// cordic_sin_cos
module cordic_sin_cos(clk,rst,target_angle,x_res,y_res);
 input clk,rst;   
 input signed [19:0] target_angle;    
 output reg signed [19:0] x_res;  
 output reg signed [19:0] y_res;  
 wire signed [19:0] x_res_comb;  
 wire signed [19:0] y_res_comb;  
 reg signed [19:0] x [9:0];   
 reg signed [19:0] y [9:0];   
 wire signed[19:0] arc_tan [8:0];   
 reg  signed[19:0] z[8:0];   
 reg  d[8:0];  
 wire signed [19:0] target_angle_conv;   
 wire [2:0] quadrant_loc;  
 assign arc_tan[0] = {{6{1'b0}},10'b0000101101,4'b0000};    
 assign arc_tan[1] = {{6{1'b0}},10'b0000011010,4'b1001};    
 assign arc_tan[2] = {{6{1'b0}},10'b0000001110,4'b0000};    
 assign arc_tan[3] = {{6{1'b0}},10'b0000000111,4'b0010};    
 assign arc_tan[4] = {{6{1'b0}},10'b0000000011,4'b1001};    
 assign arc_tan[5] = {{6{1'b0}},10'b0000000001,4'b1100};    
 assign arc_tan[6] = {{6{1'b0}},10'b0000000000,4'b1110};    
 assign arc_tan[7] = {{6{1'b0}},10'b0000000000,4'b0111};    
  ...
Size: about 3,100 cells after synthesis, about 23,000 um^2 of cells after synthesis.
clock: 35.0 ns
lec_check: 0
cap_margin: 5
core_aspect_ratio: 1.75
core_margin: 2
core_utilization: 32
setup_slack_margin: -0.85
slew_margin: 15
tns_end_percent: 20
run.sh (not shown) runs the stock make flow with config.mk's settings and CLKGATE_MAP_FILE=.
The baseline produced a clean layout.
==> next run, changes <==
- CAP_MARGIN: 5 -> 20
- CORE_ASPECT_RATIO: 1.75 -> unset
- CORE_UTILIZATION: 32 -> 40
- GPL_TIMING_DRIVEN: unset -> 0
- SETUP_SLACK_MARGIN: -0.85 -> unset
- SLEW_MARGIN: 15 -> 20
- TNS_END_PERCENT: 20 -> 5
Die area went down by 20%.
Setup slack is better by 550 ps.
First-iteration DRC count went up by 40%.
Cell count went down by 2.6%.
Design area went up by 1.6%.
Non-clock buffer count went up by 47.
Sequential share of layout area barely changes.
Hold slack is better by 47 ps.
==> next run, changes <==
- CAP_MARGIN: 20 -> 0
- CELL_PAD_IN_SITES_DETAIL_PLACEMENT: unset -> 1
- CELL_PAD_IN_SITES_GLOBAL_PLACEMENT: unset -> 1
- CORE_MARGIN: 2 -> 7
- CTS_CLUSTER_DIAMETER: unset -> 319
- CTS_CLUSTER_SIZE: unset -> 67
- GPL_ROUTABILITY_DRIVEN: unset -> 1
- SLEW_MARGIN: 20 -> 10
- TNS_END_PERCENT: 5 -> unset
What happened: Worst hold slack improved by 58 ps. Synthesized area stays the same. Wire length goes up by 23%. Non-clock buffer count came out higher by 10. Clock-buffer cell count is unchanged.
==> next run, changes <==
- CAP_MARGIN: 0 -> 20
- CELL_PAD_IN_SITES_DETAIL_PLACEMENT: 1 -> unset
- CELL_PAD_IN_SITES_GLOBAL_PLACEMENT: 1 -> unset
- CORE_MARGIN: 7 -> 2
- CTS_CLUSTER_DIAMETER: 319 -> unset
- CTS_CLUSTER_SIZE: 67 -> unset
- GPL_ROUTABILITY_DRIVEN: 1 -> unset
- GPL_TIMING_DRIVEN: 0 -> unset
- SLEW_MARGIN: 10 -> 20
- clock period: 35.0 -> 33.7 ns (I/O delays scaled with it)
=> Hold slack loses 370 ps; sequential share of layout area barely changes; synthesized cell count does not change; setup slack gains 420 ps; via count came out lower by 6.4%; design area came out lower by 2.1%.
==> next run, changes <==
- CORE_UTILIZATION: 40 -> 64
- clock period: 33.7 -> 17.5 ns (I/O delays scaled with it)
Now the flow stopped in 3_5_place_dp on DPL-0033.
Synthesized area is unchanged.
Die size shrinks by well over a third.
Synthesized cell count is unchanged.
==> next run, changes <==
- CORE_UTILIZATION: 64 -> 65
- clock period: 17.5 -> 27.5 ns (I/O delays scaled with it)
=> With this change the flow aborted during 4_1_cts, error DPL-0033. Synthesized area does not change. Die area is lower by 1.5%. Synthesized cell count stays the same.

---

cordic_sin_cos again, from the RTL that the note above started with.
==> flow/design.v (excerpt) <==
module cordic_sin_cos(clk,rst,target_angle,x_res,y_res);
 input clk,rst;   
 input signed [19:0] target_angle;    
 output reg signed [19:0] x_res;  
 output reg signed [19:0] y_res;  
 wire signed [19:0] x_res_comb;  
 wire signed [19:0] y_res_comb;  
 reg signed [19:0] x [9:0];   
 reg signed [19:0] y [9:0];   
 wire signed[19:0] arc_tan [8:0];   
 reg  signed[19:0] z[8:0];   
 reg  d[8:0];  
 wire signed [19:0] target_angle_conv;   
 wire [2:0] quadrant_loc;  
 assign arc_tan[0] = {{6{1'b0}},10'b0000101101,4'b0000};    
 assign arc_tan[1] = {{6{1'b0}},10'b0000011010,4'b1001};    
 assign arc_tan[2] = {{6{1'b0}},10'b0000001110,4'b0000};    
 assign arc_tan[3] = {{6{1'b0}},10'b0000000111,4'b0010};    
 assign arc_tan[4] = {{6{1'b0}},10'b0000000011,4'b1001};    
 assign arc_tan[5] = {{6{1'b0}},10'b0000000001,4'b1100};    
 assign arc_tan[6] = {{6{1'b0}},10'b0000000000,4'b1110};    
 assign arc_tan[7] = {{6{1'b0}},10'b0000000000,4'b0111};    
 assign arc_tan[8] = {{6{1'b0}},10'b0000000000,4'b0011};    
 get_conv_target_angle conv_angle(.target_angle(target_angle),.target_angle_conv(target_angle_conv),.quadrant_loc(quadrant_loc));
 output_mapping out_map(.x(x[9][19:0]),.y(y[9][19:0]),.quadrant_loc(quadrant_loc),.x_res(x_res_comb),.y_res(y_res_comb));
 always@(posedge clk)
  begin
    if (rst == 0)
       begin
         x_res [19:0]     <= 20'b0;
         y_res [19:0]     <= 20'b0;  
       end 
    else 
       begin
         x_res [19:0] <= x_res_comb;
         y_res [19:0] <= y_res_comb;
       end
  end
 always@(*)
   begin
      x[0] = 20'b00001001101101110001;  
      y[0] = 20'b00000000000000000000;  
      z[0] = target_angle_conv;  
      d[0] = (z[0][19] == 0) ? 1 : 0;   
   end
 always@(*)
   begin
     x[1] = (d[0] == 1) ? (x[0] - y[0]) : (x[0]+y[0]);
     y[1] = (d[0] == 1) ? (y[0] + x[0]) : (y[0]-x[0]);
     z[1] = (d[0] == 1) ? (z[0] - arc_tan[0]) : (z[0]+arc_tan[0]);
     d[1] = (z[1][19] == 0) ? 1 : 0;
     x[2] = (d[1] == 1) ? (x[1] - (y[1]>>>1)) : (x[1]+(y[1]>>>1));
     y[2] = (d[1] == 1) ? (y[1] + (x[1]>>>1)) : (y[1]-(x[1]>>>1));
     z[2] = (d[1] == 1) ? (z[1] - arc_tan[1]) : (z[1]+arc_tan[1]);
     d[2] = (z[2][19] == 0) ? 1 : 0;   
     x[3] = (d[2] == 1) ? (x[2] - (y[2]>>>2)) : (x[2]+(y[2]>>>2));
     y[3] = (d[2] == 1) ? (y[2] + (x[2]>>>2)) : (y[2]-(x[2]>>>2));
  ...
export LEC_CHECK = 0
export CAP_MARGIN = 40
export CORE_MARGIN = 2
export CORE_UTILIZATION = 65
export SETUP_SLACK_MARGIN = -2.0
export SLEW_MARGIN = 20
export TNS_END_PERCENT = 5
create_clock -name core_clock -period 28.2 [get_ports {clk}]
The first run ended with an error in 5_1_grt with GRT-0232.
Next try:
- CAP_MARGIN: 40 -> 20
- CORE_UTILIZATION: 65 -> 40
- SETUP_SLACK_MARGIN: -2.0 -> not set
- TNS_END_PERCENT: 5 -> not set
- clock period: 28.2 -> 35.0 ns (I/O delays scaled with it)
What happened:
- This time the run ran to the end with no violations
- synthesized cell count does not change
- die area is higher by about 60%
- area after synthesis stays the same
Next try:
- CAP_MARGIN: 20 -> 0
- CELL_PAD_IN_SITES_GLOBAL_PLACEMENT: not set -> 3
- CORE_MARGIN: 2 -> 7
After rerunning: The new run ran to the end with no violations; die size rose by a little under a tenth; non-clock buffer count fell by 1; setup slack is worse by 0.38 ns; sequential share of layout area is about the same; critical path depth went down by 10; hold slack gets better by 0.033 ns; routed wire length came out higher by roughly a tenth.
Next try:
- CAP_MARGIN: 0 -> 25
- CELL_PAD_IN_SITES_GLOBAL_PLACEMENT: 3 -> not set
- CORE_ASPECT_RATIO: not set -> 0.5
- CORE_MARGIN: 7 -> 2
- CORE_UTILIZATION: 40 -> 32
- SLEW_MARGIN: 20 -> 10
- TNS_END_PERCENT: not set -> 20
Sequential cell count stays the same.
Worst hold slack is worse by 0.040 ns.
Via count rises by 0.38%.
Wire length falls by 7.9%.
First-iteration DRC count rises by 11%.
Global-route usage falls by 3.8 points.
